== pepper ==
## chip_to_symbol
module chip_to_symbol 
(
input logic         i_clk,
input logic         i_rst_n,
input logic         i_stream,
input logic         i_stream_valid,
output logic [3:0]  o_symbol,
output logic        o_symbol_valid       
);
Size: about 2900 cells after synthesis, about 100 flip-flops, ~9 I/O pins, ~24000 um^2 of cells after synthesis.
Settings: LEC_CHECK=0, CAP_MARGIN=20, CORE_MARGIN=2, CORE_UTILIZATION=72, CTS_CLUSTER_SIZE=31, PLACE_DENSITY_LB_ADDON=0.01, SETUP_SLACK_MARGIN=1.45, SLEW_MARGIN=20; clock period 4.87 ns.
run.sh (not shown) runs the stock make flow with config.mk's settings and CLKGATE_MAP_FILE=.
pepper | ERROR | 5_1_grt
Edits applied to the flow inputs when going from pepper to zinc:
- a deleted PLACE_DENSITY_LB_ADDON that had been 0.01
- a deleted CTS_CLUSTER_SIZE that had been 31
- a change of SETUP_SLACK_MARGIN from 1.45 to 1.05
- a change of CORE_UTILIZATION from 72 to 66
- a change of the clock period (ns, I/O delays scaled along) from 4.87 to 4.06
## What came out
Diff zinc..pepper | post-synthesis cell count from yosys | unchanged. Diff zinc..pepper | simple-gate share of the synthesized area | unchanged. Changes observed in zinc relative to pepper: fraction of the core area occupied by cells at floorplan fell by 6.2 points; half-perimeter wire length of the detailed placement result rose by 5.9 mm; height of the die rose by about 4.4%; number of buffers inserted to repair setup after CTS fell by 68. Number of placed instances with taps included: zinc > pepper. The die of zinc is larger than the one used in pepper. | area of the core | zinc vs pepper | worse |. On total placed instance area: between pepper and zinc, it ends up lower for pepper. Although zinc finished all stages, its layout failed final checks on negative setup slack. Diff pepper -> zinc | placer's final routability congestion estimate | decrease of 0.023.

========
chip_to_symbol again, from the RTL that the note above started with.
clock: 8.8 ns
lec_check: 0
abc_area: 0
cap_margin: 20
cell_pad_in_sites_detail_placement: 1
cell_pad_in_sites_global_placement: 0
core_aspect_ratio: 0.6
core_margin: 2
core_utilization: 32
cts_cluster_diameter: 225
gpl_routability_driven: 1
gpl_timing_driven: 1
min_routing_layer: met2
slew_margin: 25
The baseline stopped in 5_1_grt.
Then changed:
- ABC_AREA: 0 -> not set
- CELL_PAD_IN_SITES_DETAIL_PLACEMENT: 1 -> not set
- CELL_PAD_IN_SITES_GLOBAL_PLACEMENT: 0 -> not set
- CORE_ASPECT_RATIO: 0.6 -> not set
- CORE_UTILIZATION: 32 -> 40
- CTS_CLUSTER_DIAMETER: 225 -> not set
- GPL_ROUTABILITY_DRIVEN: 1 -> not set
- GPL_TIMING_DRIVEN: 1 -> not set
- MIN_ROUTING_LAYER: met2 -> not set
- SLEW_MARGIN: 25 -> 20
- clock period: 8.8 -> 10.0 ns (I/O delays scaled with it)
The new run completed with no timing, DRC or antenna violations.
Area after synthesis does not change.
Synthesized cell count does not change.
Die area goes down by 20%.
Then changed:
- ABC_AREA: not set -> 1
- CORE_ASPECT_RATIO: not set -> 1.03
- CORE_MARGIN: 2 -> 7
- CTS_CLUSTER_SIZE: not set -> 58
- GPL_TIMING_DRIVEN: not set -> 1
- HOLD_SLACK_MARGIN: not set -> 0.12
- MIN_ROUTING_LAYER: not set -> met2
- SLEW_MARGIN: 20 -> 15
The changed run produced a clean layout.
Sequential share of layout area increases by 0.48 points.
Routed wire length decreases slightly.
Utilization came out higher by 0.20 points.
Area after synthesis shrinks by a few percent.
Final cell count rises by a few percent.
Then changed:
- CAP_MARGIN: 20 -> 35
- CORE_ASPECT_RATIO: 1.03 -> 0.5
- CORE_UTILIZATION: 40 -> 64
- CTS_CLUSTER_DIAMETER: not set -> 236
- CTS_CLUSTER_SIZE: 58 -> 97
- GPL_TIMING_DRIVEN: 1 -> not set
- HOLD_SLACK_MARGIN: 0.12 -> not set
- MIN_ROUTING_LAYER: met2 -> not set
- PLACE_DENSITY: not set -> 0.4
- SLEW_MARGIN: 15 -> 20
- TNS_END_PERCENT: not set -> 15
=> The new run produced a clean layout. Synthesized area stays the same. Register-to-register slack gains 0.24 ns. Cell count came out lower by a few percent. Wire length falls by roughly a tenth. Count of clock-buffer cells in the layout is unchanged. Global-route usage decreases by 4.5 points. Critical path depth drops by 2. Core utilization goes up by 26 points. Synthesized cell count does not change. Maximum frequency rose by roughly a tenth.
Then changed:
- CAP_MARGIN: 35 -> 20
- CORE_MARGIN: 7 -> 2
- CORE_UTILIZATION: 64 -> 57
=>
- The new run passed the timing, design-rule and antenna checks
- count of clock-buffer cells in the layout does not change
- maximum frequency came out higher by 2.6%
Then changed:
- CORE_ASPECT_RATIO: 0.5 -> not set
- CTS_CLUSTER_DIAMETER: 236 -> not set
- CTS_CLUSTER_SIZE: 97 -> not set
- PLACE_DENSITY: 0.4 -> not set
- SETUP_SLACK_MARGIN: not set -> 0.52
- TNS_END_PERCENT: 15 -> not set
- clock period: 10.0 -> 5.1 ns (I/O delays scaled with it)
=> Non-clock buffer count rises by 245; clock skew hardly moves; cell count rises by 6.3%; critical path depth rises by 11; final area rises by 11%; die size hardly moves; worst setup slack degrades by 2.8 ns; routed wire length rises by 8.0%.
